==> 04-11: inputs <==
Design arkanoid_audio, start of the top module:
module arkanoid_audio
(
	input                clk_48m,
	input                reset,       
	input          [9:0] sound_raw,   
	input                pause,
	input                vol_boost,
	output signed [15:0] sound
);
reg [8:0] div;
always @(posedge clk_48m) begin
	if(!reset)
		div <= 9'd0;
	else
		div <= div + 9'd1;
end
wire dcrm_cen = !div;
wire signed [15:0] sound_dcrm;
jt49_dcrm2 #(16) dcrm
(
	.clk(clk_48m),
	.cen(dcrm_cen),
	.rst(~reset),
	.din({5'd0, sound_raw}),
	.dout(sound_dcrm)
);
wire signed [15:0] sound_filtered;
arkanoid_lpf lpf
(
	.clk(clk_48m),
	.reset(~reset),
	.in(sound_dcrm),
	.out(sound_filtered)
);
assign sound = pause ? 16'd0 : vol_boost ? (sound_filtered <<< 16'd5) : (sound_filtered <<< 16'd4);
endmodule
==> flow/config.mk <==
export PLATFORM = sky130hd
export DESIGN_NAME = arkanoid_audio
export DESIGN_NICKNAME = arkanoid_audio
export VERILOG_FILES = /design/flow/design.v
export SDC_FILE = /design/flow/constraint.sdc
export NUM_CORES = 4
export LEC_CHECK = 0
export CAP_MARGIN = 20
export CELL_PAD_IN_SITES_DETAIL_PLACEMENT = 1
export CORE_MARGIN = 2
export CORE_UTILIZATION = 66
export CTS_CLUSTER_SIZE = 93
export SETUP_SLACK_MARGIN = 2.68
export SLEW_MARGIN = 10
==> flow/constraint.sdc <==
create_clock -name core_clock -period 20.0 [get_ports {clk_48m}]
set_input_delay 4.0000 -clock core_clock [delete_from_list [all_inputs] [get_ports {clk_48m}]]
set_output_delay 4.0000 -clock core_clock [all_outputs]
set_load 0.01 [all_outputs]
run.sh (not shown) runs the stock make flow with config.mk's settings and CLKGATE_MAP_FILE=.
==> 05-12 (differences from 04-11) <==
Settings changed: CAP_MARGIN 20 to 15, CELL_PAD_IN_SITES_DETAIL_PLACEMENT 1 to not set, CORE_UTILIZATION 66 to 71, CTS_CLUSTER_DIAMETER set to 29, CTS_CLUSTER_SIZE 93 to 41, MAX_ROUTING_LAYER set to met4, SETUP_SLACK_MARGIN 2.68 to 2.65, SLEW_MARGIN 10 to 20.
==> flow/constraint.sdc (replaced) <==
create_clock -name core_clock -period 9.59 [get_ports {clk_48m}]
set_input_delay 1.9180 -clock core_clock [delete_from_list [all_inputs] [get_ports {clk_48m}]]
set_output_delay 1.9180 -clock core_clock [all_outputs]
set_load 0.01 [all_outputs]
==> 05-09 (differences from 04-11) <==
Settings changed: ABC_AREA set to 1, CELL_PAD_IN_SITES_DETAIL_PLACEMENT 1 to not set, CORE_ASPECT_RATIO set to 1.45, CORE_UTILIZATION 66 to 72, CTS_CLUSTER_SIZE 93 to 10, PLACE_DENSITY set to 0.42, SETUP_SLACK_MARGIN 2.68 to 0.97, SLEW_MARGIN 10 to 20, TNS_END_PERCENT set to 15.
==> flow/constraint.sdc (replaced) <==
create_clock -name core_clock -period 8.82 [get_ports {clk_48m}]
set_input_delay 1.7640 -clock core_clock [delete_from_list [all_inputs] [get_ports {clk_48m}]]
set_output_delay 1.7640 -clock core_clock [all_outputs]
set_load 0.01 [all_outputs]
==> changes_impl.md <==
## Flow update

- Status: no timing/DRC/antenna violations
- Skew final: 15.1 ps
- Maximum capacitance violations: 0
- Hold Fails Final Rpt: 0
- R2R depth: 34
- CTS tree: done
- Number of cells in Yosys stat: 2463
- Largest Pwr Group: combinational cells
- GRT Residual Overflow: 0
- Levels on crit path: 34
- RR Endpoint: lpf.lpf6db.y0[14]
- Tcrit/Tclk final: 0.607
Source of the figures above: 04-11

==> changes_impl.md <==
## Flow update

- Skew final: 13.6 ps
- Status: no timing/DRC/antenna violations
- Largest Pwr Group: combinational cells
- Tcrit/Tclk final: 0.988
- Maximum capacitance violations: 0
- Levels on crit path: 37
- R2R depth: 37
- GRT Residual Overflow: 0
- Number of cells in Yosys stat: 2463
Source of the figures above: 05-12

==> changes_impl.md <==
## Implementation

- Ys flop type: dfxtp_1
- Met1 Use GR: 0.486
- GRT Residual Overflow: 13
- Die W: 153 um
- Number of cells in Yosys stat: 2837
- Dominant kind of combinational cell: adder cells
- Stop stage: global routing
- Run Error: [ERROR GRT-0232] Routing congestion too high. Check the congestion heatmap in the GUI.
- Syn_area_per_cell: 8.12 um2
- Status: aborted with a tool error
Source of the figures above: 05-09


========
==> job 9020: inputs <==
==> flow/design.v <==
module jt49_dcrm2 #(parameter sw=8) (
    input                clk,
    input                cen,
    input                rst,
    input         [sw-1:0]  din,
    output signed [sw-1:0]  dout
);
localparam dw=10;  
reg  signed [sw+dw:0] integ, exact, error;
reg  signed [sw:0] pre_dout;
reg signed [sw:0] q;
always @(*) begin
    exact = integ+error;
    q = exact[sw+dw:dw];
    pre_dout  = { 1'b0, din } - q;
end
assign dout = pre_dout[sw-1:0];
always @(posedge clk)
    if( rst ) begin
        integ <= {sw+dw+1{1'b0}};
        error <= {sw+dw+1{1'b0}};
    end else if( cen ) begin
        integ <= integ + pre_dout;  
        error <= exact-{q, {dw{1'b0}}};
    end
endmodule
module iir_1st_order
#(
	parameter COEFF_WIDTH = 18,
	parameter COEFF_SCALE = 15,
	parameter DATA_WIDTH  = 16,
	parameter COUNT_BITS  = 10
)
(
	input clk,
	input reset,
	input [COUNT_BITS - 1 : 0] div,
	input signed [COEFF_WIDTH - 1 : 0] A2, B1, B2,
   input signed [DATA_WIDTH - 1 :0] in,
   output [DATA_WIDTH - 1:0] out
);
	reg signed [DATA_WIDTH-1:0] x0,x1,y0;
	reg signed [DATA_WIDTH + COEFF_WIDTH - 1 : 0] out32;
	reg [COUNT_BITS - 1:0] count;
	assign out = y0;
	always @ (*) begin
		out32 <= (B1*x0 + B2*x1) - A2*y0;  
	end
	always @ (posedge clk) begin
		if(reset) begin
			count <= 0;
			x0 <= 0;
			x1 <= 0;
			y0 <= 0;
		end
		else begin
			count <= count + 1'd1;
			if (count == div - 1) begin
					count <= 0;
					y0 <= {out32[DATA_WIDTH + COEFF_WIDTH - 1] , out32[COEFF_SCALE + DATA_WIDTH - 2 : COEFF_SCALE]};
					x1 <= x0;
					x0 <= in;
			end
		end
	end
endmodule  
module iir_2nd_order
#(
	parameter COEFF_WIDTH = 18,
	parameter COEFF_SCALE = 14,
	parameter DATA_WIDTH  = 16,
	parameter COUNT_BITS  = 10
)
(
	input clk,
	input reset,
	input [COUNT_BITS - 1 : 0] div,
	input signed [COEFF_WIDTH - 1 : 0] A2, A3, B1, B2, B3,
   input signed [DATA_WIDTH - 1 : 0] in,
   output [DATA_WIDTH - 1 : 0] out
);
	reg signed [DATA_WIDTH-1 : 0] x0,x1,x2;
	reg signed [DATA_WIDTH-1 : 0] y0,y1;
	reg signed [(DATA_WIDTH + COEFF_WIDTH - 1) : 0] out32;
	reg [COUNT_BITS : 0] count;
	assign out = y0;
	always @ (*) begin
		out32 <= (B1*x0 + B2*x1 + B3*x2) - (A2*y0 + A3*y1);  
	end
	always @ (posedge clk) begin
		if(reset) begin
			count <=  0;
			x0 <= 0;
			x1 <= 0;
			x2 <= 0;
			y0 <= 0;
			y1 <= 0; 
		end
		else begin
			count <= count + 1'd1;
			if (count == div - 1) begin
					count <= 0;
					y1 <= y0;
					y0 <= {out32[DATA_WIDTH + COEFF_WIDTH - 1] , out32[(DATA_WIDTH + COEFF_SCALE - 2) : COEFF_SCALE]};
					x2 <= x1;
					x1 <= x0;
					x0 <= in;
			end
		end
	end
endmodule  
module arkanoid_lpf(
	input clk,
	input reset,
	input signed [15:0] in,
	output signed [15:0] out);
	wire [9:0] div = 10'd256;  
	wire signed [17:0] A2;
	wire signed [17:0] B2;
	wire signed [17:0] B1;
	wire signed [15:0] audio_post_lpf1;
	assign A2 = -18'd18211;
	assign B1 = 18'd7278;
	assign B2 = 18'd7278;
	iir_1st_order lpf6db(.clk(clk),
								.reset(reset),
								.div(div),
								.A2(A2),
								.B1(B1),
								.B2(B2),
								.in(in),
								.out(audio_post_lpf1)); 
	assign out = audio_post_lpf1;
endmodule
module arkanoid_audio
(
	input                clk_48m,
	input                reset,       
	input          [9:0] sound_raw,   
	input                pause,
	input                vol_boost,
	output signed [15:0] sound
);
reg [8:0] div;
always @(posedge clk_48m) begin
	if(!reset)
		div <= 9'd0;
	else
		div <= div + 9'd1;
end
wire dcrm_cen = !div;
wire signed [15:0] sound_dcrm;
jt49_dcrm2 #(16) dcrm
(
	.clk(clk_48m),
	.cen(dcrm_cen),
	.rst(~reset),
	.din({5'd0, sound_raw}),
	.dout(sound_dcrm)
);
wire signed [15:0] sound_filtered;
arkanoid_lpf lpf
(
	.clk(clk_48m),
	.reset(~reset),
	.in(sound_dcrm),
	.out(sound_filtered)
);
assign sound = pause ? 16'd0 : vol_boost ? (sound_filtered <<< 16'd5) : (sound_filtered <<< 16'd4);
endmodule
==> flow/run.sh <==
#!/bin/bash
# the make line also repeats each setting of config.mk as NAME=value (left out here)
make -C /OpenROAD-flow-scripts/flow DESIGN_CONFIG=/design/flow/config.mk WORK_HOME=/design/flow/orfs CLKGATE_MAP_FILE= finish
==> flow/config.mk <==
export PLATFORM = sky130hd
export DESIGN_NAME = arkanoid_audio
export DESIGN_NICKNAME = arkanoid_audio
export VERILOG_FILES = /design/flow/design.v
export SDC_FILE = /design/flow/constraint.sdc
export NUM_CORES = 4
export LEC_CHECK = 0
export CAP_MARGIN = 20
export CELL_PAD_IN_SITES_DETAIL_PLACEMENT = 2
export CORE_ASPECT_RATIO = 0.89
export CORE_MARGIN = 4
export CORE_UTILIZATION = 20
export CTS_CLUSTER_SIZE = 55
export GPL_ROUTABILITY_DRIVEN = 0
export HOLD_SLACK_MARGIN = 0.12
export MAX_ROUTING_LAYER = met4
export MIN_ROUTING_LAYER = met2
export PLACE_DENSITY_LB_ADDON = 0.09
export SLEW_MARGIN = 5
==> flow/constraint.sdc <==
create_clock -name core_clock -period 8.89 [get_ports {clk_48m}]
set_input_delay 1.7780 -clock core_clock [delete_from_list [all_inputs] [get_ports {clk_48m}]]
set_output_delay 1.7780 -clock core_clock [all_outputs]
set_load 0.01 [all_outputs]
==> job 5882: changes against job 9020 <==
Settings changed: CELL_PAD_IN_SITES_DETAIL_PLACEMENT 2 to 0, CORE_ASPECT_RATIO 0.89 to 0.5, CORE_MARGIN 4 to 7, CTS_CLUSTER_DIAMETER set to 292, CTS_CLUSTER_SIZE 55 to 99, MIN_ROUTING_LAYER met2 to met1, PLACE_DENSITY set to 0.64, PLACE_DENSITY_LB_ADDON 0.09 to unset, SLEW_MARGIN 5 to 40.
==> job 2082: changes against job 9020 <==
Settings changed: CELL_PAD_IN_SITES_DETAIL_PLACEMENT 2 to unset, CORE_ASPECT_RATIO 0.89 to unset, CORE_MARGIN 4 to 2, CORE_UTILIZATION 20 to 61, CTS_CLUSTER_SIZE 55 to unset, GPL_ROUTABILITY_DRIVEN 0 to unset, HOLD_SLACK_MARGIN 0.12 to unset, MAX_ROUTING_LAYER met4 to unset, MIN_ROUTING_LAYER met2 to unset, PLACE_DENSITY_LB_ADDON 0.09 to unset, SETUP_SLACK_MARGIN set to 3.41, SLEW_MARGIN 5 to 20.
==> flow/constraint.sdc (replaced) <==
create_clock -name core_clock -period 13.5 [get_ports {clk_48m}]
set_input_delay 2.7000 -clock core_clock [delete_from_list [all_inputs] [get_ports {clk_48m}]]
set_output_delay 2.7000 -clock core_clock [all_outputs]
set_load 0.01 [all_outputs]
==> comparison table <==
item	job 9020	job 5882	job 2082
Part of the cycle the worst path needs	109%	107%	71.9%
Largest net degree at the start of global routing	67	79	84
Clk latency of the worst-skew pair	0.43 ns	0.41 ns	0.40 ns
Global routing usage summed across all routing layers	22.1%	9.32%	29.7%
Final number of setup-violating endpoints	12	12	0
Vert. Die Dim	322 um	249 um	195 um
Highest cell delay on the worst timing path	0.55 ns	0.54 ns	0.57 ns
Hpwl dp	67.5 mm	47.9 mm	45.9 mm
R2r worst-path depth	38	38	37
Combinational Area	18,400 um^2	18,200 um^2	17,900 um^2
Met2 track utilization from global routing	24.7%	16.3%	49.7%
Crit path from	lpf.lpf6db.x0[3]	lpf.lpf6db.x0[10]	lpf.lpf6db.x0[8]
Clock network fraction of total power	19.6%	18.9%	18.1%
Power consumed by the clock network	0.000507 W	0.000450 W	0.000281 W
Detailed Route Iter0 Violations	1,925	815	751
Area Overhead vs Synth	23.4%	19.8%	5.35%
Combinational share of power	57.0%	55.9%	56.1%
Largest voltage drop on the vdd net	0.108 mV	0.126 mV	0.153 mV
Power per cell area	94.3 nW/um^2	89.6 nW/um^2	66.4 nW/um^2
Cell-internal power	0.00133 W	0.00132 W	0.000858 W
Wire length of the first global-routing pass	124 mm	90.5 mm	87.3 mm
Total via count after detailed routing	24,500	17,200	16,200
Register share of the cell area	7.75%	7.94%	8.99%
Fin util	25.0%	24.1%	65.5%
Status	failed layout checks	failed layout checks	no timing/DRC/antenna violations
Reasons for failing layout checks	setup timing	setup timing	-
Dpl cells	4,179	4,141	2,917
Clock tree skew after final layout	0.0365 ns	0.0263 ns	0.0209 ns
Power is estimated from default activity; no workload was simulated.
